==> flow/config.mk <==
export PLATFORM = sky130hd
export DESIGN_NAME = multiply_n_divide_top
export DESIGN_NICKNAME = multiply_n_divide_top
export VERILOG_FILES = /design/flow/design.v
export SDC_FILE = /design/flow/constraint.sdc
export NUM_CORES = 4
export LEC_CHECK = 0
export CAP_MARGIN = 20
export CORE_MARGIN = 2
export CORE_UTILIZATION = 40
export SETUP_SLACK_MARGIN = -0.26
export SLEW_MARGIN = 20
==> flow/constraint.sdc <==
create_clock -name core_clock -period 4.16 [get_ports {clk}]
set_input_delay 0.8320 -clock core_clock [delete_from_list [all_inputs] [get_ports {clk}]]
set_output_delay 0.8320 -clock core_clock [all_outputs]
set_load 0.01 [all_outputs]
==> flow/design.v <==
module alu(alu_out, multiply_top_in, divide_top_in, multiplicand_or_divider_in, sel);  
    input [64:0] multiply_top_in;  
    input [64:0] divide_top_in;  
    input [64:0] multiplicand_or_divider_in;  
    input sel;  
    output [64:0] alu_out;  
    wire [64:0] sum;  
    wire [64:0] diff;  
    assign sum = multiplicand_or_divider_in + multiply_top_in;
    assign diff = divide_top_in - multiplicand_or_divider_in;
    assign alu_out = sel ? sum : diff;
endmodule
module control(clk, reset, start, m_d, data_in, alu_sel, ready, wr, initial_wr, sh_right, sh_left);  
    input clk, reset, start, m_d;  
    input [1:0] data_in;  
    output ready, wr, initial_wr, sh_right, sh_left, alu_sel;  
    wire ready_check;
    wire wr_check;
    wire initial_wr_check;
    wire sh_right_check;
    wire sh_left_check;
    wire mul_wr;
    wire div_wr;
    reg [1:0] state;
    reg [9:0] counter;
    always @(posedge clk) begin
        if (reset) begin  
            state <= 2'd0;
            counter <= 10'd0;
        end
        else begin  
            case (state)  
                2'b00: begin  
                    if (start == 1) state <= 2'b01;  
                end
                2'b01: begin  
                    counter <= 0;  
                    state <= 2'b10;  
                end
                2'b10: begin  
                    if (counter == 63) state <= 2'b00;  
                    counter <= counter + 1;  
                end
            endcase
        end
    end
    assign alu_sel = m_d;  
    assign mul_wr = data_in[0] && m_d;  
    assign div_wr = !(data_in[1] || m_d);  
    assign wr_check = (state == 2'b10) && (mul_wr || div_wr);  
    assign wr = wr_check ? 1 : 0;  
    assign initial_wr_check = (state == 2'b01);  
    assign initial_wr = initial_wr_check ? 1 : 0;  
    assign sh_right_check = (state == 2'b10) && m_d;  
    assign sh_right = sh_right_check ? 1 : 0;  
    assign sh_left_check = (state == 2'b10) && (!m_d);  
    assign sh_left = sh_left_check ? 1 : 0;  
    assign ready_check = (state == 2'b00);  
    assign ready = ready_check ? 1 : 0;  
endmodule
module multiplicand_n_divider_register(clk, reset, data_in, data_out);
    input [63:0] data_in;  
    input clk, reset;  
    output [63:0] data_out;  
    reg [63:0] mul_div_reg;  
    always @(posedge clk) begin
        if (reset)  
            mul_div_reg <= 64'd0;  
        else 
            mul_div_reg <= data_in;  
    end
    assign data_out = mul_div_reg;
endmodule
module result_register(clk, reset, data_in, wr, initial_data_in, initial_wr, sh_right, sh_left, result);
    input [64:0] data_in;  
    input [63:0] initial_data_in;  
    input clk, reset, wr, initial_wr, sh_right, sh_left;  
    output [128:0] result;  
    reg [128:0] result_reg;  
    always @(posedge clk) begin
        if (reset)  
            result_reg <= 129'd0;  
        else begin
            if (initial_wr == 1)  
                result_reg <= {65'd0, initial_data_in};  
            else begin
                if (wr && sh_right)  
                    result_reg <= {1'd0, data_in, result_reg[63:1]}; 
                else if (wr && sh_left)  
                    result_reg <= {data_in, result_reg[62:0], 1'b1};
                else if (sh_right)  
                    result_reg <= {1'd0, result_reg[128:1]};
                else if (sh_left)  
                    result_reg <= {result_reg[127:0], 1'b0};
            end
        end
    end
    assign result = result_reg;
endmodule
module multiply_n_divide_top(clk, reset, a_in, b_in, m_d, start, result, ready);
    input [63:0] a_in, b_in;  
    input clk, reset, start, m_d;  
    output ready;  
    output [128:0] result;  
    wire [63:0] mul_div_reg_out;  
    wire [64:0] alu_out;  
    wire [128:0] res_reg_out;  
    wire control_wr;  
    wire control_initial_wr;  
    wire control_sh_right;  
    wire control_alu_sel;  
    wire control_sh_left;  
    multiplicand_n_divider_register mndr1(
        .clk(clk),
        .reset(reset),
        .data_in(b_in),
        .data_out(mul_div_reg_out)
    );
    alu alu1(
        .multiply_top_in(res_reg_out[128:64]),
        .divide_top_in(res_reg_out[127:63]),
        .multiplicand_or_divider_in({1'b0,mul_div_reg_out}),
        .sel(control_alu_sel),
        .alu_out(alu_out)
    );
    result_register resr1(
        .clk(clk),
        .reset(reset),
        .data_in(alu_out),
        .wr(control_wr),
        .initial_data_in(a_in),
        .initial_wr(control_initial_wr),
        .sh_right(control_sh_right),
        .sh_left(control_sh_left),
        .result(res_reg_out)
    );
    control cu1(
        .clk(clk),
        .reset(reset),
        .start(start),
        .m_d(m_d),
        .data_in({alu_out[64], res_reg_out[0]}),
        .alu_sel(control_alu_sel),
        .ready(ready),
        .wr(control_wr),
        .initial_wr(control_initial_wr),
        .sh_right(control_sh_right),
        .sh_left(control_sh_left)
    );
    assign result = res_reg_out;
endmodule
==> flow/run.sh <==
#!/bin/bash
# the make line also repeats each setting of config.mk as NAME=value (left out here)
make -C /OpenROAD-flow-scripts/flow DESIGN_CONFIG=/design/flow/config.mk WORK_HOME=/design/flow/orfs CLKGATE_MAP_FILE= finish
==> results.sh, run 1 <==
# flow metrics
export IMPL_finalSetupTns_ns=0
export IMPL_syn_area_sq_um=17500
export IMPL_outcome="timing/DRC/antenna clean"
export IMPL_grt_pass1_vias=17926
export IMPL_yosysUniqueCellTypes=87
export IMPL_crit_top_cell="a21oi_1"
export IMPL_async_flop_share=0
export IMPL_finalCriticalPeriod_ns=4.05
export IMPL_use_met1=0.350
export IMPL_hold_buffers=0
export IMPL_die_area_sq_um=45400
export IMPL_warnings=28
export IMPL_fmax_mhz=247
export IMPL_worst_pin_slew_ns=1.10
export IMPL_grtUsageMet2=0.432
export IMPL_ff_type="dfxtp_1"
export IMPL_hold_path_class="flop to flop"
export IMPL_grt_busiest_layer="met2"
export IMPL_seq_power_share=0.327
export IMPL_clk_pin_slew_ns=0.06
export IMPL_drv_cap=0
export IMPL_numClockSinks=206
export IMPL_reg2reg_from="resr1.result_reg[64]"
export IMPL_edf_count=0
export IMPL_fin_worst_skew_ns=0.0266
export IMPL_switchingPower_mw=2.40
export IMPL_yosys_area_share_simple=0.191
export IMPL_fp_util=0.406
export IMPL_netlist_top_cells_area="dfxtp_1 24%, ha_1 9.2%, a21oi_1 8.8%, nor2_1 5.4%, o21ai_0 4.6%"
export IMPL_pre_cts_ws_ns=0.177
export IMPL_cts_resized=0
export IMPL_overflow=0
export IMPL_rrSetupSlack_ns=0.11
export IMPL_rows=76
export IMPL_area_growth_pct=23.5
export IMPL_cts_tree="yes"
export IMPL_clock_root_buffer="clkbuf_16"
export IMPL_cts_max_level=1
export IMPL_grt_max_degree=245
export IMPL_adder_share=0.0946
export IMPL_crit_path_max_incr_delay_ns=0.47
export IMPL_fillers=4282
export IMPL_die_x_um=213
export IMPL_yosysChipArea_sq_um=17500
export IMPL_fin_crit_sh=0.974
export IMPL_clock_power_mw=2.32
export IMPL_synth_most_common_cell="a21oi_1"
export IMPL_crit_path_start_kind="flop"
export IMPL_nets=2801
export IMPL_seq_power_mw=2.25
export IMPL_yosys_area_share_xor_xnor=0.0555
export IMPL_slowest_stage="a2111oi_4"
export IMPL_worstPathArrival_ns=4.55
export IMPL_leakage_nw=9.08
export IMPL_grtUsageMet3=0.0593
export IMPL_worstPathCellList="ha_1 > fa_1 > a211o_1 > a2111oi_4 > nor4_2 > o2111ai_2 > a21oi_1 > a2111oi_2 > o31ai_1 > nand3_1 > mux2i_1 > a21oi_1 > a21oi_1"
export IMPL_top_area_frac=0.236
export IMPL_cts_buffers=26
export IMPL_peakVddDrop_v=0.000311
export IMPL_synth_warnings=3
export IMPL_postRouteWirelength_um=61700
export IMPL_clkPwrFrac=0.339
export IMPL_routed_via_count=18339
export IMPL_power_top_group="clock"
export IMPL_post_cts_buffers=0
export IMPL_powerDensity_nw_per_um2=318
export IMPL_critical_path_top_delay_family="AND-OR/OR-AND gates"
export IMPL_antenna_found_initial=0
export IMPL_synth_cells=2338
export IMPL_crit_buf_inv=0
export IMPL_drv_slew=0
export IMPL_vias_per_cell=5.84
export IMPL_ys_cells=2338
export IMPL_setup_viol=0
export IMPL_place_hpwl_um=45100
export IMPL_dr_pass1_iters=5
export IMPL_diodes=0
export IMPL_worstHoldStart="cu1.state[0]"
export IMPL_post_drt_wl_per_cell_um=19.6
export IMPL_postLayoutCoreUtil=0.501
export IMPL_path_depth=13
export IMPL_place_port_buffers=261
export IMPL_hold_path_end="cu1.state[2]"
export IMPL_reg2reg_depth=13
export IMPL_syn_area_per_cell_sq_um=7.48
export IMPL_worstPathMaxFanout=4
export IMPL_crit_path_end_kind="flop"
export IMPL_total_power_mw=6.87
export IMPL_gp_congestion=0.944
export IMPL_drc_errors=0
export IMPL_die_size_y_um=213
export IMPL_r2r_end="resr1.result_reg[127]"
export IMPL_required_ns=4.66
export IMPL_common_cells="306 x a21oi_1, 253 x nor2_1, 206 x dfxtp_1"
export IMPL_drt_iter0_drc=1265
export IMPL_grt_use_total=0.267
export IMPL_grt_pass1_wl_um=97100
export IMPL_critPathLaunch="resr1.result_reg[64]"
export IMPL_cts_buffer_depth=3
export IMPL_p_comb_mw=2.29
export IMPL_relSlewSlack=0.264
export IMPL_ys_seq_frac=0.236
export IMPL_largest_area_cell="dfxtp_1"
export IMPL_comb_power_share=0.334
export IMPL_ys_sh_aoi=0.315
export IMPL_worst_slack_ns=0.107
export IMPL_postRouteAntennaNets=0
export IMPL_io_pin_count=262
export IMPL_topCombFamilyByArea="AND-OR/OR-AND gates"
export IMPL_clk_latency_ns=0.58
export IMPL_p_sw_frac=0.349
export IMPL_hold_path_depth=2
export IMPL_p_int_mw=4.47
export IMPL_hold_viol=0
export IMPL_synthesis_nets=2601
export IMPL_setup_worst_path_end="resr1.result_reg[127]"
export IMPL_core_area_sq_um=43100
export IMPL_ys_sh_mux=0.0510
export IMPL_crit_type="flop to flop"
export IMPL_synth_ff_latch_count=206
-- layout make-up --
| cell class | count | area [sq um] | share of cell area |
|---|---|---|---|
| inverter | 93 | 349 | 0.0162 |
| clock inverter | 8 | 81.3 | 0.00377 |
| sequential | 206 | 4130 | 0.191 |
| timing repair buffer | 328 | 3140 | 0.145 |
| tap | 585 | 732 | 0.0339 |
| clock buffer | 39 | 779 | 0.0361 |
| multi-input combinational | 1883 | 12400 | 0.573 |
-- per-stage QoR --
step,instances,instance area (sq um),hold WS (ns)
after floorplan,2338,17500,0.452
after global placement,3095,20700,0.434
after detailed placement,3095,20700,0.445
after CTS,3142,21600,0.457
after global routing,3142,21600,0.493
final,3142,21600,0.456
-- per-layer routing --
layer / vias up / routed length (um)
li1: 8942 / -
met1: 8658 / 27300
met2: 626 / 27800
met3: 113 / 4760
met4: 0 / 1780
met5: - / 0
==> run 2, diff against run 1 <==
Settings changed: CORE_UTILIZATION 40 to 72, CTS_CLUSTER_DIAMETER set to 348, PLACE_DENSITY set to 0.41, SETUP_SLACK_MARGIN -0.26 to 0.72.
Clock period 4.16 ns to 3.11 ns, I/O delays scaled along.
==> run 2 against run 1 <==
Against the previous run: the run now fails in clock tree synthesis; synthesized cell count stayed put; die size fell by 44%; area after synthesis did not move.
==> results.sh, run 2 <==
# source this file to load flow results
export IMPL_outcome="stopped before the end"
export IMPL_stop_stage="clock tree synthesis"
export IMPL_firstError="[ERROR DPL-0038] Utilization greater than 100%, impossible to legalize"
export IMPL_syn_area_sq_um=17500
export IMPL_yosys_area_share_xor_xnor=0.0555
export IMPL_yosysChipArea_sq_um=17500
export IMPL_die_x_um=160
export IMPL_ys_sh_mux=0.0510
export IMPL_core_area_sq_um=24100
export IMPL_common_cells="306 x a21oi_1, 253 x nor2_1, 206 x dfxtp_1"
export IMPL_place_port_buffers=261
export IMPL_placed_cell_area_sq_um=22900
export IMPL_top_area_frac=0.236
export IMPL_edf_count=0
export IMPL_gp_congestion=1.04
export IMPL_synth_ff_latch_count=206
export IMPL_yosys_area_share_simple=0.191
export IMPL_ys_sh_aoi=0.315
export IMPL_adder_share=0.0946
export IMPL_synth_warnings=3
export IMPL_pre_cts_ws_ns=-0.590
export IMPL_fp_util=0.725
export IMPL_die_size_y_um=160
export IMPL_ys_cells=2338
export IMPL_yosysUniqueCellTypes=87
export IMPL_rows=57
export IMPL_largest_area_cell="dfxtp_1"
export IMPL_synth_most_common_cell="a21oi_1"
export IMPL_die_area_sq_um=25500
export IMPL_place_hpwl_um=56600
export IMPL_ff_type="dfxtp_1"
export IMPL_netlist_top_cells_area="dfxtp_1 24%, ha_1 9.2%, a21oi_1 8.8%, nor2_1 5.4%, o21ai_0 4.6%"
export IMPL_synthesis_nets=2601
export IMPL_async_flop_share=0
export IMPL_topCombFamilyByArea="AND-OR/OR-AND gates"
export IMPL_synth_cells=2338
export IMPL_syn_area_per_cell_sq_um=7.48
export IMPL_io_pin_count=262
export IMPL_ys_seq_frac=0.236
==> run 2: through the flow <==
step,instances,setup TNS (ns)
after floorplan,2338,-1.85
after global placement,3146,-11.68
after detailed placement,3146,-23.59
==> run 3, diff against run 2 <==
Settings changed: CORE_UTILIZATION 72 to 61, CTS_CLUSTER_DIAMETER 348 to not set, CTS_CLUSTER_SIZE set to 98, PLACE_DENSITY 0.41 to not set, SETUP_SLACK_MARGIN 0.72 to not set.
Clock period 3.11 ns to 3.68 ns, I/O delays scaled along.
==> run 3 against run 2 <==
Against the previous run: now clean on timing, DRC and antenna; synthesized cell count did not move; area after synthesis did not move; die size rose by 18%.
==> results.sh, run 3 <==
# flow metrics
export IMPL_fmax_mhz=277
export IMPL_warnings=31
export IMPL_worstPathArrival_ns=4.04
export IMPL_powerDensity_nw_per_um2=362
export IMPL_peakVddDrop_v=0.000392
export IMPL_numClockSinks=206
export IMPL_grt_pass1_wl_um=95700
export IMPL_yosysUniqueCellTypes=87
export IMPL_cts_max_level=1
export IMPL_async_flop_share=0
export IMPL_fp_util=0.624
export IMPL_power_top_group="combinational cells"
export IMPL_io_pin_count=262
export IMPL_seq_power_share=0.318
export IMPL_switchingPower_mw=2.76
export IMPL_rows=61
export IMPL_edf_count=0
export IMPL_overflow=0
export IMPL_nets=2857
export IMPL_ys_cells=2338
export IMPL_area_growth_pct=25.7
export IMPL_cts_buffers=26
export IMPL_rsz0062_at_grt="true"
export IMPL_reg2reg_depth=14
export IMPL_hold_path_class="flop to flop"
export IMPL_clk_pin_slew_ns=0.06
export IMPL_core_area_sq_um=28000
export IMPL_crit_path_start_kind="flop"
export IMPL_gp_congestion=0.992
export IMPL_clock_power_mw=2.70
export IMPL_die_size_y_um=173
export IMPL_die_x_um=173
export IMPL_common_cells="306 x a21oi_1, 253 x nor2_1, 206 x dfxtp_1"
export IMPL_largest_area_cell="dfxtp_1"
export IMPL_synthesis_nets=2601
export IMPL_place_port_buffers=261
export IMPL_setup_viol=0
export IMPL_hold_path_depth=2
export IMPL_postLayoutCoreUtil=0.785
export IMPL_worstPathMaxFanout=4
export IMPL_hold_buffers=0
export IMPL_setup_worst_path_end="resr1.result_reg[111]"
export IMPL_postRouteAntennaNets=0
export IMPL_synth_cells=2338
export IMPL_syn_area_per_cell_sq_um=7.48
export IMPL_comb_power_share=0.343
export IMPL_netlist_top_cells_area="dfxtp_1 24%, ha_1 9.2%, a21oi_1 8.8%, nor2_1 5.4%, o21ai_0 4.6%"
export IMPL_yosys_area_share_simple=0.191
export IMPL_ys_sh_aoi=0.315
export IMPL_stdcell_count=2991
export IMPL_drv_slew=0
export IMPL_fin_worst_skew_ns=0.0294
export IMPL_syn_area_sq_um=17500
export IMPL_leakage_nw=9.41
export IMPL_clkPwrFrac=0.339
export IMPL_p_comb_mw=2.73
export IMPL_critical_path_top_delay_family="AND-OR/OR-AND gates"
export IMPL_rrSetupSlack_ns=0.07
export IMPL_finalCriticalPeriod_ns=3.61
export IMPL_relSlewSlack=0.428
export IMPL_hold_path_end="cu1.state[2]"
export IMPL_dr_pass1_iters=8
export IMPL_grt_max_degree=162
export IMPL_worstPathCellList="ha_1 > fa_2 > a211o_1 > a2111oi_4 > nor4_2 > o2111ai_2 > buf_6 > and3_1 > nor3_2 > o311ai_2 > nand2_1 > xnor2_1 > a31oi_1 > a22o_1"
export IMPL_outcome="timing/DRC/antenna clean"
export IMPL_crit_buf_inv=1
export IMPL_ys_sh_mux=0.0510
export IMPL_die_area_sq_um=30000
export IMPL_vias_per_cell=6.47
export IMPL_worst_pin_slew_ns=0.859
export IMPL_crit_path_max_incr_delay_ns=0.45
export IMPL_critPathLaunch="resr1.result_reg[64]"
export IMPL_diodes=0
export IMPL_ys_seq_frac=0.236
export IMPL_synth_ff_latch_count=206
export IMPL_post_drt_wl_per_cell_um=20.4
export IMPL_crit_type="flop to flop"
export IMPL_worstHoldStart="cu1.state[0]"
export IMPL_top_area_frac=0.236
export IMPL_hold_viol=0
export IMPL_required_ns=4.11
export IMPL_clock_root_buffer="clkbuf_16"
export IMPL_ff_type="dfxtp_1"
export IMPL_dp_cells=2933
export IMPL_clk_latency_ns=0.57
export IMPL_crit_path_end_kind="flop"
export IMPL_antenna_found_initial=0
export IMPL_postRouteWirelength_um=60900
export IMPL_cts_buffer_depth=3
export IMPL_drv_cap=0
export IMPL_slowest_stage="a2111oi_4"
export IMPL_p_int_mw=5.20
export IMPL_grt_pass1_vias=18875
export IMPL_reg2reg_from="resr1.result_reg[64]"
export IMPL_place_hpwl_um=43900
export IMPL_yosysChipArea_sq_um=17500
export IMPL_r2r_end="resr1.result_reg[111]"
export IMPL_synth_most_common_cell="a21oi_1"
export IMPL_adder_share=0.0946
export IMPL_drc_errors=0
export IMPL_grt_use_total=0.381
export IMPL_seq_power_mw=2.53
export IMPL_synth_warnings=3
export IMPL_routed_via_count=19346
export IMPL_topCombFamilyByArea="AND-OR/OR-AND gates"
export IMPL_path_depth=14
export IMPL_fillers=2037
export IMPL_p_sw_frac=0.346
export IMPL_fin_crit_sh=0.980
export IMPL_cts_tree="yes"
export IMPL_yosys_area_share_xor_xnor=0.0555
export IMPL_drt_iter0_drc=1828
==> run 3: area by class of cell <==
| class | instances | area (sq um) | share of cell area |
|---|---|---|---|
| clock buffer | 36 | 738 | 0.0336 |
| multi-input combinational | 1883 | 12500 | 0.570 |
| timing repair buffer | 384 | 3600 | 0.164 |
| clock inverter | 11 | 160 | 0.00729 |
| inverter | 93 | 349 | 0.0159 |
| sequential | 206 | 4130 | 0.188 |
| tap | 378 | 473 | 0.0215 |
==> run 3: repair_timing <==
action                                  4_1_cts  5_1_grt
pin swaps                                     4       12
endpoints found under the setup margin        7       45
resized                                       5       32
buffers inserted                              0       10
gates cloned                                  0        1
==> run 3: layer usage <==
layer | global-route usage | share of wire | up-vias
met4 | 0.151 | 0.042 | 0
met1 | 0.475 | 0.40 | 9010
met2 | 0.640 | 0.46 | 1099
li1 | - | - | 9037
met5 | 0 | 0 | -
met3 | 0.0822 | 0.097 | 200
==> run 3: stage by stage <==
step / total power, mW / TNS [ns] / worst slack, ns / hold slack (ns) / area, sq um
3_5_place_dp: 5.17 / -0.283 / -0.212 / 0.452 / 20800
5_1_grt: 8.28 / -0.839 / -0.0695 / 0.479 / 22000
2_1_floorplan: 4.24 / 0 / 0.292 / 0.452 / 17500
3_3_place_gp: 5.12 / -0.122 / -0.0992 / 0.432 / 20800
4_1_cts: 7.87 / 0 / 0.00730 / 0.464 / 21700
6_report: 7.96 / 0 / 0.0735 / 0.461 / 22000
==> run 4, diff against run 3 <==
Settings changed: CORE_UTILIZATION 61 to 70, CTS_CLUSTER_DIAMETER set to 203, CTS_CLUSTER_SIZE 98 to 37, MAX_ROUTING_LAYER set to met4, SETUP_SLACK_MARGIN set to 0.93.
Clock period 3.68 ns to 3.55 ns, I/O delays scaled along.
==> run 4 against run 3 <==
Against the previous run: the run now fails in global routing; area after synthesis stayed put; die size is 13% lower; synthesized cell count stayed put.
==> results.sh, run 4 <==
# source this file to load flow results
export IMPL_hold_buffers=0
export IMPL_die_x_um=162
export IMPL_ys_sh_mux=0.0510
export IMPL_largest_area_cell="dfxtp_1"
export IMPL_numClockSinks=206
export IMPL_synth_warnings=3
export IMPL_place_hpwl_um=45000
export IMPL_io_pin_count=262
export IMPL_clock_root_buffer="clkbuf_16"
export IMPL_stop_stage="global routing"
export IMPL_die_size_y_um=162
export IMPL_ys_sh_aoi=0.315
export IMPL_synth_ff_latch_count=206
export IMPL_overflow=28
export IMPL_yosysChipArea_sq_um=17500
export IMPL_common_cells="306 x a21oi_1, 253 x nor2_1, 206 x dfxtp_1"
export IMPL_synth_cells=2338
export IMPL_syn_area_per_cell_sq_um=7.48
export IMPL_fp_util=0.717
export IMPL_grt_use_total=0.812
export IMPL_firstError="[ERROR GRT-0232] Routing congestion too high. Check the congestion heatmap in the GUI."
export IMPL_edf_count=0
export IMPL_synth_most_common_cell="a21oi_1"
export IMPL_yosys_area_share_simple=0.191
export IMPL_place_port_buffers=261
export IMPL_topCombFamilyByArea="AND-OR/OR-AND gates"
export IMPL_adder_share=0.0946
export IMPL_outcome="stopped before the end"
export IMPL_cts_buffer_depth=3
export IMPL_yosys_area_share_xor_xnor=0.0555
export IMPL_yosysUniqueCellTypes=87
export IMPL_synthesis_nets=2601
export IMPL_die_area_sq_um=26300
export IMPL_top_area_frac=0.236
export IMPL_cts_buffers=9
export IMPL_ys_seq_frac=0.236
export IMPL_ys_cells=2338
export IMPL_cts_max_level=1
export IMPL_core_area_sq_um=24400
export IMPL_ff_type="dfxtp_1"
export IMPL_syn_area_sq_um=17500
export IMPL_gp_congestion=1.06
export IMPL_netlist_top_cells_area="dfxtp_1 24%, ha_1 9.2%, a21oi_1 8.8%, nor2_1 5.4%, o21ai_0 4.6%"
export IMPL_rows=57
export IMPL_async_flop_share=0
run 4: per-stage QoR:
step                      instance area [sq um]  setup slack (ns)  std cells  TNS, ns
after floorplan                           17600             0.367       2338        0
after global placement                    21000           -0.0170       2895  -0.0170
after detailed placement                  21000           -0.0593       2896   -0.601
after CTS                                 22000           -0.0150       2939  -0.0273
run 4: what timing repair did:
action,CTS
setup endpoints to repair,67
cloned,5
setup buffers,26
hold endpoints to repair,0
pin swaps,42
resized,76
run 4: layer usage:
metal | global-route usage | overflow
met5 | - | -
met2 | 0.948 | 16
met3 | 0.677 | 2
met1 | 0.794 | 0
met4 | 0.786 | 10
==> run 5, diff against run 4 <==
Settings changed: ABC_AREA set to 1, CORE_UTILIZATION 70 to 69, CTS_CLUSTER_DIAMETER 203 to 335, CTS_CLUSTER_SIZE 37 to 98, MAX_ROUTING_LAYER met4 to not set, PLACE_DENSITY set to 0.39, SETUP_SLACK_MARGIN 0.93 to not set.
Clock period 3.55 ns to 2.45 ns, I/O delays scaled along.
==> run 5 against run 4 <==
Against the previous run: the flow again stops in global routing; area after synthesis increased by 24%; synthesized cell count increased by 75%; die size increased by 25%.
==> results.sh, run 5 <==
# source this file to load flow results
export IMPL_ys_sh_mux=0.000925
export IMPL_ys_sh_aoi=0.166
export IMPL_topCombFamilyByArea="simple AND/OR/NAND/NOR gates"
export IMPL_synth_most_common_cell="nand2_1"
export IMPL_rows=64
export IMPL_outcome="stopped before the end"
export IMPL_die_x_um=181
export IMPL_cts_buffers=6
export IMPL_stop_stage="global routing"
export IMPL_yosys_area_share_simple=0.404
export IMPL_core_area_sq_um=30700
export IMPL_overflow=33
export IMPL_cts_max_level=1
export IMPL_place_port_buffers=261
export IMPL_synth_cells=4090
export IMPL_syn_area_per_cell_sq_um=5.29
export IMPL_netlist_top_cells_area="nand2_1 25%, dfxtp_1 19%, inv_1 13%, ha_1 7.5%, nor2_1 6.8%"
export IMPL_synth_ff_latch_count=206
export IMPL_edf_count=0
export IMPL_yosysUniqueCellTypes=44
export IMPL_yosys_area_share_xor_xnor=0.00566
export IMPL_grt_use_total=0.828
export IMPL_top_area_frac=0.252
export IMPL_syn_area_sq_um=21600
export IMPL_largest_area_cell="nand2_1"
export IMPL_gp_congestion=1.18
export IMPL_adder_share=0.0764
export IMPL_place_hpwl_um=81400
export IMPL_die_area_sq_um=32800
export IMPL_die_size_y_um=181
export IMPL_synth_warnings=3
export IMPL_async_flop_share=0
export IMPL_numClockSinks=206
export IMPL_fp_util=0.704
export IMPL_yosysChipArea_sq_um=21600
export IMPL_synthesis_nets=4353
export IMPL_clock_root_buffer="clkbuf_16"
export IMPL_cts_buffer_depth=3
export IMPL_common_cells="1453 x nand2_1, 768 x inv_1, 390 x nor2_1"
export IMPL_placed_cell_area_sq_um=28100
export IMPL_ys_seq_frac=0.190
export IMPL_io_pin_count=262
export IMPL_ff_type="dfxtp_1"
export IMPL_firstError="[ERROR GRT-0116] Global routing finished with congestion. Check the congestion regions in the DRC Viewer."
export IMPL_ys_cells=4090
-- run 5: per-layer routing --
| metal | overflow | track usage |
|---|---|---|
| met1 | 2 | 0.815 |
| met2 | 11 | 0.955 |
| met3 | 3 | 0.716 |
| met4 | 17 | 0.827 |
| met5 | 0 | 0.570 |
-- run 5: repair_timing --
action                                 4_1_cts
setup buffers                               18
endpoints found under the hold margin        0
pin swaps                                   18
setup endpoints to repair                   66
hold buffers                                 0
gates resized                              183
cloned                                       2
-- run 5: through the flow --
stage	setup WS [ns]	std cells	utilization	total power [mW]
3_5_place_dp	-0.769	5120	0.913	9.19
2_1_floorplan	0.00976	4090	-	6.50
4_1_cts	-0.358	5148	0.945	11.0
3_3_place_gp	-0.418	5120	0.913	8.93
==> run 6, diff against run 5 <==
Settings changed: ABC_AREA 1 to not set, CAP_MARGIN 20 to 0, CELL_PAD_IN_SITES_DETAIL_PLACEMENT set to 0, CORE_ASPECT_RATIO set to 1.34, CORE_UTILIZATION 69 to 72, CTS_CLUSTER_DIAMETER 335 to 291, CTS_CLUSTER_SIZE 98 to not set, HOLD_SLACK_MARGIN set to 0.2, PLACE_DENSITY 0.39 to not set, PLACE_DENSITY_LB_ADDON set to 0.16, SETUP_SLACK_MARGIN set to 0.95, SLEW_MARGIN 20 to 30, TNS_END_PERCENT set to 85.
Clock period 2.45 ns to 3.54 ns, I/O delays scaled along.
==> run 6 against run 5 <==
Against the previous run: the run again fails in global routing; synthesized cell count fell by 43%; area after synthesis is 19% lower; die size fell by 22%.
==> results.sh, run 6 <==
# source this file to load flow results
export IMPL_place_hpwl_um=44800
export IMPL_numClockSinks=206
export IMPL_common_cells="306 x a21oi_1, 253 x nor2_1, 206 x dfxtp_1"
export IMPL_yosysUniqueCellTypes=87
export IMPL_stop_stage="global routing"
export IMPL_hold_buffers=0
export IMPL_fp_util=0.725
export IMPL_edf_count=0
export IMPL_largest_area_cell="dfxtp_1"
export IMPL_synthesis_nets=2601
export IMPL_firstError="[ERROR DPL-0038] Utilization greater than 100%, impossible to legalize"
export IMPL_yosysChipArea_sq_um=17500
export IMPL_synth_ff_latch_count=206
export IMPL_gp_congestion=1.12
export IMPL_netlist_top_cells_area="dfxtp_1 24%, ha_1 9.2%, a21oi_1 8.8%, nor2_1 5.4%, o21ai_0 4.6%"
export IMPL_ys_sh_mux=0.0510
export IMPL_async_flop_share=0
export IMPL_syn_area_per_cell_sq_um=7.48
export IMPL_ff_type="dfxtp_1"
export IMPL_adder_share=0.0946
export IMPL_ys_cells=2338
export IMPL_clock_root_buffer="clkbuf_16"
export IMPL_dp_cells=2899
export IMPL_yosys_area_share_xor_xnor=0.0555
export IMPL_synth_cells=2338
export IMPL_cts_buffer_depth=3
export IMPL_core_area_sq_um=24100
export IMPL_io_pin_count=262
export IMPL_cts_buffers=22
export IMPL_synth_warnings=3
export IMPL_topCombFamilyByArea="AND-OR/OR-AND gates"
export IMPL_synth_most_common_cell="a21oi_1"
export IMPL_rows=66
export IMPL_die_size_y_um=184
export IMPL_ys_sh_aoi=0.315
export IMPL_cts_max_level=1
export IMPL_place_port_buffers=261
export IMPL_outcome="stopped before the end"
export IMPL_top_area_frac=0.236
export IMPL_ys_seq_frac=0.236
export IMPL_syn_area_sq_um=17500
export IMPL_die_x_um=139
export IMPL_yosys_area_share_simple=0.191
export IMPL_die_area_sq_um=25600
## run 6: repair_timing
action,in CTS
hold endpoints to repair,0
gates resized,111
cloned,5
setup endpoints to repair,67
setup buffers,30
pin swaps,45
## run 6: stage by stage
step | util | setup TNS [ns] | setup slack [ns] | instance area, sq um
3_3_place_gp | 0.876 | 0 | 0.0308 | 21100
3_5_place_dp | 0.876 | -0.679 | -0.125 | 21100
4_1_cts | 0.943 | -0.0404 | -0.0234 | 22700
2_1_floorplan | - | 0 | 0.357 | 17600
==> run 7, diff against run 6 <==
Settings changed: ABC_AREA set to 1, CAP_MARGIN 0 to 20, CELL_PAD_IN_SITES_DETAIL_PLACEMENT 0 to 2, CELL_PAD_IN_SITES_GLOBAL_PLACEMENT set to 0, CORE_ASPECT_RATIO 1.34 to not set, CORE_MARGIN 2 to 5, CORE_UTILIZATION 72 to 59, CTS_CLUSTER_DIAMETER 291 to 130, CTS_CLUSTER_SIZE set to 83, GPL_ROUTABILITY_DRIVEN set to 1, GPL_TIMING_DRIVEN set to 0, HOLD_SLACK_MARGIN 0.2 to 0.01, MAX_ROUTING_LAYER set to met4, PLACE_DENSITY set to 0.58, PLACE_DENSITY_LB_ADDON 0.16 to not set, SETUP_SLACK_MARGIN 0.95 to 0.05, SLEW_MARGIN 30 to 25, TNS_END_PERCENT 85 to not set.
Clock period 3.54 ns to 6.93 ns, I/O delays scaled along.
==> run 7 against run 6 <==
Against the previous run: the run fails in detailed placement; die size rose by 59%; synthesized cell count rose by 75%; area after synthesis rose by 24%.
==> results.sh, run 7 <==
# source this file to load flow results
export IMPL_ys_cells=4090
export IMPL_fp_util=0.594
export IMPL_syn_area_sq_um=21600
export IMPL_place_port_buffers=259
export IMPL_top_area_frac=0.252
export IMPL_largest_area_cell="nand2_1"
export IMPL_die_size_y_um=202
export IMPL_ys_sh_mux=0.000925
export IMPL_yosysUniqueCellTypes=44
export IMPL_stop_stage="detailed placement"
export IMPL_common_cells="1453 x nand2_1, 768 x inv_1, 390 x nor2_1"
export IMPL_die_x_um=202
export IMPL_rows=70
export IMPL_firstError="Error: detail_place.tcl, 38 bad optional access"
export IMPL_yosysChipArea_sq_um=21600
export IMPL_synthesis_nets=4353
export IMPL_synth_cells=4090
export IMPL_topCombFamilyByArea="simple AND/OR/NAND/NOR gates"
export IMPL_io_pin_count=262
export IMPL_netlist_top_cells_area="nand2_1 25%, dfxtp_1 19%, inv_1 13%, ha_1 7.5%, nor2_1 6.8%"
export IMPL_yosys_area_share_simple=0.404
export IMPL_gp_congestion=1.16
export IMPL_synth_most_common_cell="nand2_1"
export IMPL_die_area_sq_um=40600
export IMPL_ff_type="dfxtp_1"
export IMPL_outcome="stopped before the end"
export IMPL_core_area_sq_um=36400
export IMPL_yosys_area_share_xor_xnor=0.00566
export IMPL_synth_ff_latch_count=206
export IMPL_adder_share=0.0764
export IMPL_edf_count=0
export IMPL_async_flop_share=0
export IMPL_synth_warnings=3
export IMPL_ys_sh_aoi=0.166
export IMPL_ys_seq_frac=0.190
export IMPL_syn_area_per_cell_sq_um=5.29
==> run 8, diff against run 7 <==
Settings changed: ABC_AREA 1 to not set, CELL_PAD_IN_SITES_DETAIL_PLACEMENT 2 to not set, CELL_PAD_IN_SITES_GLOBAL_PLACEMENT 0 to not set, CORE_MARGIN 5 to 2, CORE_UTILIZATION 59 to 70, CTS_CLUSTER_DIAMETER 130 to 203, CTS_CLUSTER_SIZE 83 to 37, GPL_ROUTABILITY_DRIVEN 1 to not set, GPL_TIMING_DRIVEN 0 to not set, HOLD_SLACK_MARGIN 0.01 to -0.09, MAX_ROUTING_LAYER met4 to not set, PLACE_DENSITY 0.58 to not set, SETUP_SLACK_MARGIN 0.05 to not set, SLEW_MARGIN 25 to 20.
Clock period 6.93 ns to 3.03 ns, I/O delays scaled along.
==> run 8 against run 7 <==
Against the previous run: the flow stops in clock tree synthesis; die size is 35% lower; synthesized cell count is 43% lower; area after synthesis is 19% lower.
==> results.sh, run 8 <==
# source this file to load flow results
export IMPL_outcome="stopped before the end"
export IMPL_stop_stage="clock tree synthesis"
export IMPL_firstError="[ERROR DPL-0038] Utilization greater than 100%, impossible to legalize"
export IMPL_die_x_um=162
export IMPL_ff_type="dfxtp_1"
export IMPL_yosys_area_share_simple=0.191
export IMPL_largest_area_cell="dfxtp_1"
export IMPL_syn_area_per_cell_sq_um=7.48
export IMPL_fp_util=0.717
export IMPL_adder_share=0.0946
export IMPL_io_pin_count=262
export IMPL_ys_sh_aoi=0.315
export IMPL_async_flop_share=0
export IMPL_place_port_buffers=261
export IMPL_core_area_sq_um=24400
export IMPL_rows=57
export IMPL_synth_most_common_cell="a21oi_1"
export IMPL_pre_cts_ws_ns=-0.619
export IMPL_die_area_sq_um=26300
export IMPL_top_area_frac=0.236
export IMPL_synth_ff_latch_count=206
export IMPL_ys_sh_mux=0.0510
export IMPL_edf_count=0
export IMPL_synth_cells=2338
export IMPL_common_cells="306 x a21oi_1, 253 x nor2_1, 206 x dfxtp_1"
export IMPL_ys_seq_frac=0.236
export IMPL_topCombFamilyByArea="AND-OR/OR-AND gates"
export IMPL_synth_warnings=3
export IMPL_synthesis_nets=2601
export IMPL_gp_congestion=1.07
export IMPL_die_size_y_um=162
export IMPL_yosysChipArea_sq_um=17500
export IMPL_ys_cells=2338
export IMPL_syn_area_sq_um=17500
export IMPL_yosys_area_share_xor_xnor=0.0555
export IMPL_place_hpwl_um=56600
export IMPL_netlist_top_cells_area="dfxtp_1 24%, ha_1 9.2%, a21oi_1 8.8%, nor2_1 5.4%, o21ai_0 4.6%"
export IMPL_yosysUniqueCellTypes=87
## run 8: per-stage QoR
| step | cell area, sq um | instances | util | hold WS, ns |
|---|---|---|---|---|
| detailed placement | 23200 | 3188 | 0.950 | 0.472 |
| global placement | 23200 | 3188 | 0.950 | 0.438 |
| floorplan | 17600 | 2338 | - | 0.452 |
==> run 9, diff against run 8 <==
Settings changed: ABC_AREA set to 1, CELL_PAD_IN_SITES_DETAIL_PLACEMENT set to 1, CORE_UTILIZATION 70 to 40, CTS_CLUSTER_DIAMETER 203 to not set, CTS_CLUSTER_SIZE 37 to not set, HOLD_SLACK_MARGIN -0.09 to not set, PLACE_DENSITY_LB_ADDON set to 0.14, TNS_END_PERCENT set to 10.
Clock period 3.03 ns to 7.02 ns, I/O delays scaled along.
==> run 9 against run 8 <==
Against the previous run: now clean on timing, DRC and antenna; die size is 110% higher; synthesized cell count is 75% higher; area after synthesis is 24% higher.
==> results.sh, run 9 <==
# flow metrics
export IMPL_hold_path_depth=2
export IMPL_outcome="timing/DRC/antenna clean"
export IMPL_synth_ff_latch_count=206
export IMPL_reg2reg_depth=21
export IMPL_finalCriticalPeriod_ns=3.93
export IMPL_async_flop_share=0
export IMPL_ys_seq_frac=0.190
export IMPL_drc_errors=0
export IMPL_hold_viol=0
export IMPL_ys_sh_mux=0.000925
export IMPL_crit_buf_inv=5
export IMPL_crit_path_start_kind="flop"
export IMPL_rows=85
export IMPL_hold_path_class="flop to flop"
export IMPL_final_area_sq_um=25700
export IMPL_warnings=26
export IMPL_netlist_top_cells_area="nand2_1 25%, dfxtp_1 19%, inv_1 13%, ha_1 7.5%, nor2_1 6.8%"
export IMPL_largest_area_cell="nand2_1"
export IMPL_placed_cell_area_sq_um=24800
export IMPL_worstPathMaxFanout=33
export IMPL_seq_power_mw=1.38
export IMPL_clock_root_buffer="clkbuf_16"
export IMPL_clkPwrFrac=0.334
export IMPL_grt_pass1_vias=27263
export IMPL_yosys_area_share_simple=0.404
export IMPL_relSlewSlack=0.280
export IMPL_cts_buffer_depth=3
export IMPL_rrSetupSlack_ns=3.09
export IMPL_common_cells="1453 x nand2_1, 768 x inv_1, 390 x nor2_1"
export IMPL_switchingPower_mw=1.75
export IMPL_critical_path_top_delay_family="simple AND/OR/NAND/NOR gates"
export IMPL_p_comb_mw=1.55
export IMPL_yosysChipArea_sq_um=21600
export IMPL_drv_slew=0
export IMPL_seq_power_share=0.313
export IMPL_clk_latency_ns=0.60
export IMPL_die_x_um=237
export IMPL_powerDensity_nw_per_um2=171
export IMPL_area_growth_pct=18.8
export IMPL_drt_iter0_drc=2469
export IMPL_p_int_mw=2.65
export IMPL_post_cts_buffers=0
export IMPL_yosysUniqueCellTypes=44
export IMPL_cts_tree="yes"
export IMPL_clk_pin_slew_ns=0.06
export IMPL_cts_resized=0
export IMPL_crit_path_max_incr_delay_ns=0.48
export IMPL_fin_worst_skew_ns=0.0311
export IMPL_crit_top_cell="nand2_1"
export IMPL_crit_type="flop to flop"
export IMPL_top_area_frac=0.252
export IMPL_edf_count=0
export IMPL_overflow=0
export IMPL_slowest_stage="inv_2"
export IMPL_die_size_y_um=237
export IMPL_postRouteWirelength_um=102000
export IMPL_grt_pass1_wl_um=155000
export IMPL_ys_cells=4090
export IMPL_place_hpwl_um=82100
export IMPL_worst_pin_slew_ns=1.08
export IMPL_reg2reg_from="resr1.result_reg[63]"
export IMPL_numClockSinks=206
export IMPL_routed_via_count=27544
export IMPL_r2r_end="resr1.result_reg[119]"
export IMPL_crit_path_end_kind="flop"
export IMPL_worstPathCellList="inv_1 > ha_1 > fa_1 > inv_1 > nand2_1 > nand2_1 > nand3b_1 > nand2_1 > nand2_1 > nand2_2 > nand2_1 > nand2_1 > nand2_1 > nand3_1 > nand4_2 > buf_4 > inv_2 > nand2_1 > nand3_1 > nand2_1 > inv_1"
export IMPL_setup_worst_path_end="resr1.result_reg[119]"
export IMPL_syn_area_per_cell_sq_um=5.29
export IMPL_synth_most_common_cell="nand2_1"
export IMPL_core_area_sq_um=53700
export IMPL_peakVddDrop_v=0.000139
export IMPL_synthesis_nets=4353
export IMPL_adder_share=0.0764
export IMPL_nets=4543
export IMPL_required_ns=7.54
export IMPL_fmax_mhz=254
export IMPL_path_depth=21
export IMPL_setup_viol=0
export IMPL_cts_max_level=1
export IMPL_grt_max_degree=81
export IMPL_clock_power_mw=1.47
export IMPL_io_pin_count=262
export IMPL_dr_pass1_iters=5
export IMPL_grt_use_total=0.355
export IMPL_synth_warnings=3
export IMPL_ys_sh_aoi=0.166
export IMPL_rsz0062_at_grt="false"
export IMPL_gp_congestion=1.02
export IMPL_p_sw_frac=0.397
export IMPL_ff_type="dfxtp_1"
export IMPL_vias_per_cell=5.52
export IMPL_synth_cells=4090
export IMPL_power_top_group="combinational cells"
export IMPL_drv_cap=0
export IMPL_hold_path_end="cu1.state[2]"
export IMPL_die_area_sq_um=56000
export IMPL_worstPathArrival_ns=4.45
export IMPL_syn_area_sq_um=21600
export IMPL_hold_buffers=0
export IMPL_fin_crit_sh=0.560
export IMPL_finalSetupTns_ns=0
export IMPL_critPathLaunch="resr1.result_reg[63]"
export IMPL_topCombFamilyByArea="simple AND/OR/NAND/NOR gates"
export IMPL_comb_power_share=0.353
export IMPL_leakage_nw=13.7
export IMPL_postRouteAntennaNets=0
export IMPL_yosys_area_share_xor_xnor=0.00566
export IMPL_worstHoldStart="cu1.state[0]"
export IMPL_cts_buffers=27
export IMPL_post_drt_wl_per_cell_um=20.4
export IMPL_place_port_buffers=261
export IMPL_antenna_found_initial=3
export IMPL_fp_util=0.403
[run 9: per-stage QoR]
| step | instances | hold WS [ns] | utilization | setup WS, ns | total power [mW] |
|---|---|---|---|---|---|
| after floorplan | 4090 | 0.438 | - | 4.19 | 2.27 |
| after global placement | 4947 | 0.443 | 0.462 | 3.09 | 2.86 |
| after detailed placement | 4947 | 0.446 | 0.462 | 2.96 | 2.89 |
| after CTS | 4993 | 0.479 | 0.479 | 3.13 | 4.36 |
| after global routing | 4993 | 0.496 | 0.479 | 2.75 | 4.61 |
| final | 4994 | 0.477 | 0.479 | 3.09 | 4.40 |
[run 9: routing by layer]
metal | share of wire | GRT usage
met4 | 0.026 | 0.0928
met1 | 0.44 | 0.486
met3 | 0.11 | 0.0866
met2 | 0.43 | 0.557
met5 | 0.00023 | 0
[run 9: cell type report]
class	count	area [sq um]
Timing Repair Buffer	276	2720
Clock buffer	38	787
Fill cell	7806	28000
Multi-Input combinational cell	2992	14100
Clock inverter	8	133
Tap cell	696	871
Sequential cell	206	4130
Inverter	777	2920
Antenna cell	1	2.50
==> run 10, diff against run 9 <==
Settings changed: ABC_AREA 1 to not set, CELL_PAD_IN_SITES_DETAIL_PLACEMENT 1 to not set, CORE_UTILIZATION 40 to 66, PLACE_DENSITY_LB_ADDON 0.14 to not set, SETUP_SLACK_MARGIN set to 0.89, TNS_END_PERCENT 10 to not set.
Clock period 7.02 ns to 3.36 ns, I/O delays scaled along.
==> run 10 against run 9 <==
Against the previous run: the flow now stops in global routing; synthesized cell count fell by 43%; area after synthesis fell by 19%; die size fell by 50%.
==> results.sh, run 10 <==
# source this file to load flow results
export IMPL_outcome="stopped before the end"
export IMPL_stop_stage="global routing"
export IMPL_firstError="[ERROR GRT-0232] Routing congestion too high. Check the congestion heatmap in the GUI."
export IMPL_placed_cell_area_sq_um=22100
export IMPL_synth_warnings=3
export IMPL_die_x_um=167
export IMPL_adder_share=0.0946
export IMPL_topCombFamilyByArea="AND-OR/OR-AND gates"
export IMPL_yosysChipArea_sq_um=17500
export IMPL_ff_type="dfxtp_1"
export IMPL_cts_buffers=25
export IMPL_cts_max_level=1
export IMPL_rows=59
export IMPL_dp_cells=3044
export IMPL_io_pin_count=262
export IMPL_clock_root_buffer="clkbuf_16"
export IMPL_hold_buffers=0
export IMPL_pre_cts_ws_ns=-0.202
export IMPL_synth_cells=2338
export IMPL_cts_buffer_depth=3
export IMPL_synth_ff_latch_count=206
export IMPL_place_port_buffers=261
export IMPL_synth_most_common_cell="a21oi_1"
export IMPL_synthesis_nets=2601
export IMPL_fp_util=0.671
export IMPL_place_hpwl_um=47400
export IMPL_yosysUniqueCellTypes=87
export IMPL_ys_sh_aoi=0.315
export IMPL_ys_sh_mux=0.0510
export IMPL_yosys_area_share_simple=0.191
export IMPL_common_cells="306 x a21oi_1, 253 x nor2_1, 206 x dfxtp_1"
export IMPL_largest_area_cell="dfxtp_1"
export IMPL_async_flop_share=0
export IMPL_top_area_frac=0.236
export IMPL_edf_count=0
export IMPL_numClockSinks=206
export IMPL_die_area_sq_um=27800
export IMPL_netlist_top_cells_area="dfxtp_1 24%, ha_1 9.2%, a21oi_1 8.8%, nor2_1 5.4%, o21ai_0 4.6%"
export IMPL_gp_congestion=1.02
export IMPL_ys_cells=2338
export IMPL_core_area_sq_um=26100
export IMPL_syn_area_sq_um=17500
export IMPL_syn_area_per_cell_sq_um=7.48
export IMPL_ys_seq_frac=0.236
export IMPL_overflow=1236
export IMPL_grt_use_total=0.956
export IMPL_die_size_y_um=167
export IMPL_yosys_area_share_xor_xnor=0.0555
## run 10: timing repair
action,4_1_cts
pin swaps,73
setup endpoints to repair,115
gates resized,176
gates cloned,4
buffers inserted,34
## run 10: metrics by stage
step / util / TNS, ns / hold WS, ns / power (mW)
after CTS: 0.930 / -2.94 / 0.491 / 9.25
after detailed placement: 0.846 / -2.09 / 0.462 / 5.93
after global placement: 0.846 / -0.340 / 0.438 / 5.81
after floorplan: - / 0 / 0.452 / 4.66
## run 10: layer usage
layer / GRT usage / overflow
met1: 0.897 / 22
met4: 1.04 / 363
met2: 1.13 / 806
met3: 0.835 / 36
met5: 0.478 / 9
==> run 11, diff against run 10 <==
Settings changed: CAP_MARGIN 20 to 15, CORE_UTILIZATION 66 to 71, CTS_CLUSTER_DIAMETER set to 29, CTS_CLUSTER_SIZE set to 40, MAX_ROUTING_LAYER set to met4.
Clock period 3.36 ns to 3.46 ns, I/O delays scaled along.
==> run 11 against run 10 <==
Against the previous run: the flow stops in clock tree synthesis; synthesized cell count is the same; area after synthesis stayed put; die size shrank 6.9%.
==> results.sh, run 11 <==
# source this file to load flow results
export IMPL_outcome="stopped before the end"
export IMPL_stop_stage="clock tree synthesis"
export IMPL_firstError="[ERROR DPL-0033] detailed placement checks failed during check placement."
export IMPL_core_area_sq_um=24200
export IMPL_top_area_frac=0.236
export IMPL_rows=57
export IMPL_ys_seq_frac=0.236
export IMPL_syn_area_per_cell_sq_um=7.48
export IMPL_ys_cells=2338
export IMPL_yosysChipArea_sq_um=17500
export IMPL_ys_sh_mux=0.0510
export IMPL_common_cells="306 x a21oi_1, 253 x nor2_1, 206 x dfxtp_1"
export IMPL_ff_type="dfxtp_1"
export IMPL_fp_util=0.721
export IMPL_syn_area_sq_um=17500
export IMPL_largest_area_cell="dfxtp_1"
export IMPL_synthesis_nets=2601
export IMPL_die_size_y_um=161
export IMPL_synth_ff_latch_count=206
export IMPL_place_port_buffers=261
export IMPL_synth_warnings=3
export IMPL_gp_congestion=1.07
export IMPL_synth_cells=2338
export IMPL_io_pin_count=262
export IMPL_yosys_area_share_xor_xnor=0.0555
export IMPL_edf_count=0
export IMPL_ys_sh_aoi=0.315
export IMPL_die_x_um=161
export IMPL_async_flop_share=0
export IMPL_yosys_area_share_simple=0.191
export IMPL_netlist_top_cells_area="dfxtp_1 24%, ha_1 9.2%, a21oi_1 8.8%, nor2_1 5.4%, o21ai_0 4.6%"
export IMPL_adder_share=0.0946
export IMPL_synth_most_common_cell="a21oi_1"
export IMPL_yosysUniqueCellTypes=87
export IMPL_topCombFamilyByArea="AND-OR/OR-AND gates"
export IMPL_die_area_sq_um=25900
export IMPL_place_hpwl_um=44300
run 11: per-stage QoR:
stage / instance area (sq um) / std cells / utilization / setup WS, ns
after floorplan: 17600 / 2338 / - / 0.277
after global placement: 21300 / 2936 / 0.879 / -0.0681
after detailed placement: 21300 / 2936 / 0.879 / -0.150
==> run 12, diff against run 11 <==
Settings changed: CAP_MARGIN 15 to 20, CORE_UTILIZATION 71 to 72, CTS_CLUSTER_DIAMETER 29 to 42, CTS_CLUSTER_SIZE 40 to not set, MAX_ROUTING_LAYER met4 to not set, SETUP_SLACK_MARGIN 0.89 to 1.01.
Clock period 3.46 ns to 3.89 ns, I/O delays scaled along.
==> run 12 against run 11 <==
Against the previous run: the run fails in global routing; synthesized cell count stayed put; area after synthesis stayed put; die size is 1.4% lower.
==> results.sh, run 12 <==
# source this file to load flow results
export IMPL_yosys_area_share_simple=0.191
export IMPL_place_port_buffers=261
export IMPL_adder_share=0.0946
export IMPL_firstError="[ERROR DPL-0038] Utilization greater than 100%, impossible to legalize"
export IMPL_cts_buffers=35
export IMPL_ys_cells=2338
export IMPL_pre_cts_ws_ns=0.176
export IMPL_synthesis_nets=2601
export IMPL_ff_type="dfxtp_1"
export IMPL_synth_ff_latch_count=206
export IMPL_largest_area_cell="dfxtp_1"
export IMPL_async_flop_share=0
export IMPL_outcome="stopped before the end"
export IMPL_ys_sh_aoi=0.315
export IMPL_io_pin_count=262
export IMPL_yosysChipArea_sq_um=17500
export IMPL_core_area_sq_um=24100
export IMPL_common_cells="306 x a21oi_1, 253 x nor2_1, 206 x dfxtp_1"
export IMPL_ys_sh_mux=0.0510
export IMPL_synth_warnings=3
export IMPL_cts_max_level=2
export IMPL_edf_count=0
export IMPL_die_size_y_um=160
export IMPL_synth_most_common_cell="a21oi_1"
export IMPL_netlist_top_cells_area="dfxtp_1 24%, ha_1 9.2%, a21oi_1 8.8%, nor2_1 5.4%, o21ai_0 4.6%"
export IMPL_numClockSinks=206
export IMPL_gp_congestion=1.03
export IMPL_clock_root_buffer="clkbuf_16"
export IMPL_fp_util=0.725
export IMPL_synth_cells=2338
export IMPL_top_area_frac=0.236
export IMPL_yosys_area_share_xor_xnor=0.0555
export IMPL_hold_buffers=0
export IMPL_yosysUniqueCellTypes=87
export IMPL_topCombFamilyByArea="AND-OR/OR-AND gates"
export IMPL_cts_buffer_depth=3
export IMPL_ys_seq_frac=0.236
export IMPL_syn_area_sq_um=17500
export IMPL_rows=57
export IMPL_die_area_sq_um=25500
export IMPL_stop_stage="global routing"
export IMPL_place_hpwl_um=43000
export IMPL_syn_area_per_cell_sq_um=7.48
export IMPL_die_x_um=160
## run 12: stage by stage
step	power (mW)	cells	cell area, sq um	utilization	hold WS [ns]
4_1_cts	8.27	2936	22900	0.949	0.491
2_1_floorplan	4.03	2338	17600	-	0.452
3_5_place_dp	4.85	2825	20500	0.849	0.441
3_3_place_gp	4.76	2825	20500	0.849	0.430
## run 12: repair_timing
item,4_1_cts
endpoints found under the setup margin,66
setup buffers,45
gates cloned,3
pin swaps,48
resized,162
==> run 13, diff against run 12 <==
Settings changed: CAP_MARGIN 20 to 0, CTS_CLUSTER_DIAMETER 42 to 205, CTS_CLUSTER_SIZE set to 49, PLACE_DENSITY_LB_ADDON set to 0.28, SETUP_SLACK_MARGIN 1.01 to 0.5.
Clock period 3.89 ns to 3.6 ns, I/O delays scaled along.
==> run 13 against run 12 <==
Against the previous run: the flow again stops in global routing; die size did not move; area after synthesis did not move; synthesized cell count did not move.
==> results.sh, run 13 <==
# source this file to load flow results
export IMPL_rows=57
export IMPL_yosys_area_share_simple=0.191
export IMPL_synthesis_nets=2601
export IMPL_cts_buffer_depth=3
export IMPL_io_pin_count=262
export IMPL_grt_use_total=0.852
export IMPL_syn_area_sq_um=17500
export IMPL_ff_type="dfxtp_1"
export IMPL_firstError="[ERROR GRT-0232] Routing congestion too high. Check the congestion heatmap in the GUI."
export IMPL_adder_share=0.0946
export IMPL_clock_root_buffer="clkbuf_16"
export IMPL_die_area_sq_um=25500
export IMPL_syn_area_per_cell_sq_um=7.48
export IMPL_ys_sh_aoi=0.315
export IMPL_largest_area_cell="dfxtp_1"
export IMPL_place_hpwl_um=44600
export IMPL_dp_cells=2887
export IMPL_outcome="stopped before the end"
export IMPL_common_cells="306 x a21oi_1, 253 x nor2_1, 206 x dfxtp_1"
export IMPL_synth_most_common_cell="a21oi_1"
export IMPL_pre_cts_ws_ns=-0.116
export IMPL_die_x_um=160
export IMPL_topCombFamilyByArea="AND-OR/OR-AND gates"
export IMPL_ys_cells=2338
export IMPL_stop_stage="global routing"
export IMPL_ys_seq_frac=0.236
export IMPL_gp_congestion=1.08
export IMPL_numClockSinks=206
export IMPL_netlist_top_cells_area="dfxtp_1 24%, ha_1 9.2%, a21oi_1 8.8%, nor2_1 5.4%, o21ai_0 4.6%"
export IMPL_synth_cells=2338
export IMPL_core_area_sq_um=24100
export IMPL_top_area_frac=0.236
export IMPL_cts_max_level=1
export IMPL_overflow=140
export IMPL_synth_warnings=3
export IMPL_yosysChipArea_sq_um=17500
export IMPL_ys_sh_mux=0.0510
export IMPL_edf_count=0
export IMPL_fp_util=0.725
export IMPL_yosys_area_share_xor_xnor=0.0555
export IMPL_yosysUniqueCellTypes=87
export IMPL_synth_ff_latch_count=206
export IMPL_place_port_buffers=261
export IMPL_placed_cell_area_sq_um=20900
export IMPL_cts_buffers=8
export IMPL_die_size_y_um=160
export IMPL_async_flop_share=0
==> run 13: what timing repair did <==
action,in CTS
resized,91
endpoints found under the setup margin,66
pin swaps,23
gates cloned,3
setup buffers,16
hold buffers,0
==> run 13: through the flow <==
stage          total power [mW]  hold WS [ns]  utilization  setup TNS [ns]
3_5_place_dp               5.31         0.456        0.868          -0.353
2_1_floorplan              4.35         0.452            -               0
3_3_place_gp               5.21         0.429        0.868         -0.0370
4_1_cts                    6.64         0.493        0.903               0
==> run 13: per-layer routing <==
metal | GRT overflow | track usage
met1 | 1 | 0.830
met2 | 63 | 0.975
met3 | 1 | 0.753
met4 | 74 | 0.886
met5 | 1 | 0.489
==> run 14, diff against run 13 <==
Settings changed: CAP_MARGIN 0 to 20, CELL_PAD_IN_SITES_GLOBAL_PLACEMENT set to 3, CORE_ASPECT_RATIO set to 1.9, CORE_UTILIZATION 72 to 67, CTS_CLUSTER_DIAMETER 205 to not set, CTS_CLUSTER_SIZE 49 to 20, GPL_ROUTABILITY_DRIVEN set to 0, GPL_TIMING_DRIVEN set to 1, MAX_ROUTING_LAYER set to met4, MIN_ROUTING_LAYER set to met2, PLACE_DENSITY set to 0.59, PLACE_DENSITY_LB_ADDON 0.28 to not set, SETUP_SLACK_MARGIN 0.5 to 0.37, SLEW_MARGIN 20 to 10, TNS_END_PERCENT set to 80.
Clock period 3.6 ns to 2.62 ns, I/O delays scaled along.
==> run 14 against run 13 <==
Against the previous run: the run fails in global placement without I/O; die size grew 7.5%; area after synthesis is the same; synthesized cell count is the same.
==> results.sh, run 14 <==
# source this file to load flow results
export IMPL_outcome="stopped before the end"
export IMPL_stop_stage="global placement without I/O"
export IMPL_firstError="[ERROR GPL-0301] Utilization 153.264 % exceeds 100%."
export IMPL_synthesis_nets=2601
export IMPL_ys_sh_mux=0.0510
export IMPL_netlist_top_cells_area="dfxtp_1 24%, ha_1 9.2%, a21oi_1 8.8%, nor2_1 5.4%, o21ai_0 4.6%"
export IMPL_die_area_sq_um=27500
export IMPL_synth_warnings=3
export IMPL_core_area_sq_um=25700
export IMPL_syn_area_per_cell_sq_um=7.48
export IMPL_ys_cells=2338
export IMPL_syn_area_sq_um=17500
export IMPL_fp_util=0.679
export IMPL_synth_most_common_cell="a21oi_1"
export IMPL_async_flop_share=0
export IMPL_ff_type="dfxtp_1"
export IMPL_yosysUniqueCellTypes=87
export IMPL_rows=81
export IMPL_topCombFamilyByArea="AND-OR/OR-AND gates"
export IMPL_yosys_area_share_simple=0.191
export IMPL_ys_sh_aoi=0.315
export IMPL_common_cells="306 x a21oi_1, 253 x nor2_1, 206 x dfxtp_1"
export IMPL_largest_area_cell="dfxtp_1"
export IMPL_die_x_um=121
export IMPL_die_size_y_um=227
export IMPL_ys_seq_frac=0.236
export IMPL_synth_cells=2338
export IMPL_yosysChipArea_sq_um=17500
export IMPL_synth_ff_latch_count=206
export IMPL_edf_count=0
export IMPL_top_area_frac=0.236
export IMPL_yosys_area_share_xor_xnor=0.0555
export IMPL_adder_share=0.0946
==> run 15, diff against run 14 <==
Settings changed: ABC_AREA set to 1, CELL_PAD_IN_SITES_DETAIL_PLACEMENT set to 2, CORE_ASPECT_RATIO 1.9 to 0.85, CORE_MARGIN 2 to 5, CORE_UTILIZATION 67 to 59, CTS_CLUSTER_DIAMETER set to 300, CTS_CLUSTER_SIZE 20 to 83, GPL_ROUTABILITY_DRIVEN 0 to 1, GPL_TIMING_DRIVEN 1 to 0, HOLD_SLACK_MARGIN set to 0.01, MIN_ROUTING_LAYER met2 to not set, PLACE_DENSITY 0.59 to 0.58, SETUP_SLACK_MARGIN 0.37 to 0.05, SLEW_MARGIN 10 to 25, TNS_END_PERCENT 80 to not set.
Clock period 2.62 ns to 6.93 ns, I/O delays scaled along.
==> run 15 against run 14 <==
Against the previous run: synthesized cell count up 75%; area after synthesis up 24%; the flow again stops in global placement without I/O; die size up 48%.
==> results.sh, run 15 <==
# source this file to load flow results
export IMPL_stop_stage="global placement without I/O"
export IMPL_synth_cells=4090
export IMPL_die_size_y_um=187
export IMPL_synthesis_nets=4353
export IMPL_ys_sh_aoi=0.166
export IMPL_synth_warnings=3
export IMPL_ys_cells=4090
export IMPL_yosys_area_share_simple=0.404
export IMPL_async_flop_share=0
export IMPL_adder_share=0.0764
export IMPL_edf_count=0
export IMPL_ff_type="dfxtp_1"
export IMPL_topCombFamilyByArea="simple AND/OR/NAND/NOR gates"
export IMPL_die_area_sq_um=40600
export IMPL_ys_sh_mux=0.000925
export IMPL_syn_area_sq_um=21600
export IMPL_top_area_frac=0.252
export IMPL_ys_seq_frac=0.190
export IMPL_yosys_area_share_xor_xnor=0.00566
export IMPL_synth_ff_latch_count=206
export IMPL_netlist_top_cells_area="nand2_1 25%, dfxtp_1 19%, inv_1 13%, ha_1 7.5%, nor2_1 6.8%"
export IMPL_die_x_um=218
export IMPL_firstError="[ERROR GPL-0301] Utilization 162.644 % exceeds 100%."
export IMPL_common_cells="1453 x nand2_1, 768 x inv_1, 390 x nor2_1"
export IMPL_synth_most_common_cell="nand2_1"
export IMPL_syn_area_per_cell_sq_um=5.29
export IMPL_yosysChipArea_sq_um=21600
export IMPL_core_area_sq_um=36100
export IMPL_yosysUniqueCellTypes=44
export IMPL_rows=64
export IMPL_largest_area_cell="nand2_1"
export IMPL_fp_util=0.599
export IMPL_outcome="stopped before the end"
==> run 16, diff against run 15 <==
Settings changed: ABC_AREA 1 to not set, CAP_MARGIN 20 to 15, CELL_PAD_IN_SITES_DETAIL_PLACEMENT 2 to not set, CELL_PAD_IN_SITES_GLOBAL_PLACEMENT 3 to not set, CORE_ASPECT_RATIO 0.85 to not set, CORE_MARGIN 5 to 2, CORE_UTILIZATION 59 to 72, CTS_CLUSTER_DIAMETER 300 to 351, CTS_CLUSTER_SIZE 83 to 40, GPL_ROUTABILITY_DRIVEN 1 to not set, GPL_TIMING_DRIVEN 0 to not set, HOLD_SLACK_MARGIN 0.01 to -0.09, MAX_ROUTING_LAYER met4 to not set, PLACE_DENSITY 0.58 to not set, SETUP_SLACK_MARGIN 0.05 to -0.16, SLEW_MARGIN 25 to 20.
Clock period 6.93 ns to 2.92 ns, I/O delays scaled along.
==> run 16 against run 15 <==
Against the previous run: the flow stops in clock tree synthesis; die size shrank 37%; area after synthesis shrank 19%; synthesized cell count shrank 43%.
==> results.sh, run 16 <==
# source this file to load flow results
export IMPL_outcome="stopped before the end"
export IMPL_stop_stage="clock tree synthesis"
export IMPL_firstError="[ERROR DPL-0038] Utilization greater than 100%, impossible to legalize"
export IMPL_top_area_frac=0.236
export IMPL_adder_share=0.0946
export IMPL_topCombFamilyByArea="AND-OR/OR-AND gates"
export IMPL_die_size_y_um=160
export IMPL_ys_sh_aoi=0.315
export IMPL_ys_sh_mux=0.0510
export IMPL_placed_cell_area_sq_um=23500
export IMPL_place_hpwl_um=59500
export IMPL_synth_warnings=3
export IMPL_ff_type="dfxtp_1"
export IMPL_core_area_sq_um=24100
export IMPL_common_cells="306 x a21oi_1, 253 x nor2_1, 206 x dfxtp_1"
export IMPL_gp_congestion=1.09
export IMPL_synth_most_common_cell="a21oi_1"
export IMPL_ys_seq_frac=0.236
export IMPL_die_area_sq_um=25500
export IMPL_synthesis_nets=2601
export IMPL_syn_area_sq_um=17500
export IMPL_synth_cells=2338
export IMPL_syn_area_per_cell_sq_um=7.48
export IMPL_fp_util=0.725
export IMPL_io_pin_count=262
export IMPL_yosysUniqueCellTypes=87
export IMPL_ys_cells=2338
export IMPL_netlist_top_cells_area="dfxtp_1 24%, ha_1 9.2%, a21oi_1 8.8%, nor2_1 5.4%, o21ai_0 4.6%"
export IMPL_die_x_um=160
export IMPL_yosys_area_share_xor_xnor=0.0555
export IMPL_edf_count=0
export IMPL_place_port_buffers=261
export IMPL_async_flop_share=0
export IMPL_yosys_area_share_simple=0.191
export IMPL_largest_area_cell="dfxtp_1"
export IMPL_rows=57
export IMPL_yosysChipArea_sq_um=17500
export IMPL_synth_ff_latch_count=206
-- run 16: stage by stage --
| stage | power [mW] | hold slack (ns) | setup slack (ns) | std cells | util |
|---|---|---|---|---|---|
| floorplan | 5.36 | 0.452 | -0.263 | 2338 | - |
| global placement | 6.88 | 0.433 | -0.611 | 3219 | 0.973 |
| detailed placement | 7.25 | 0.461 | -0.805 | 3219 | 0.973 |
Power figures rest on the tool's default switching activity, not on a simulated workload.
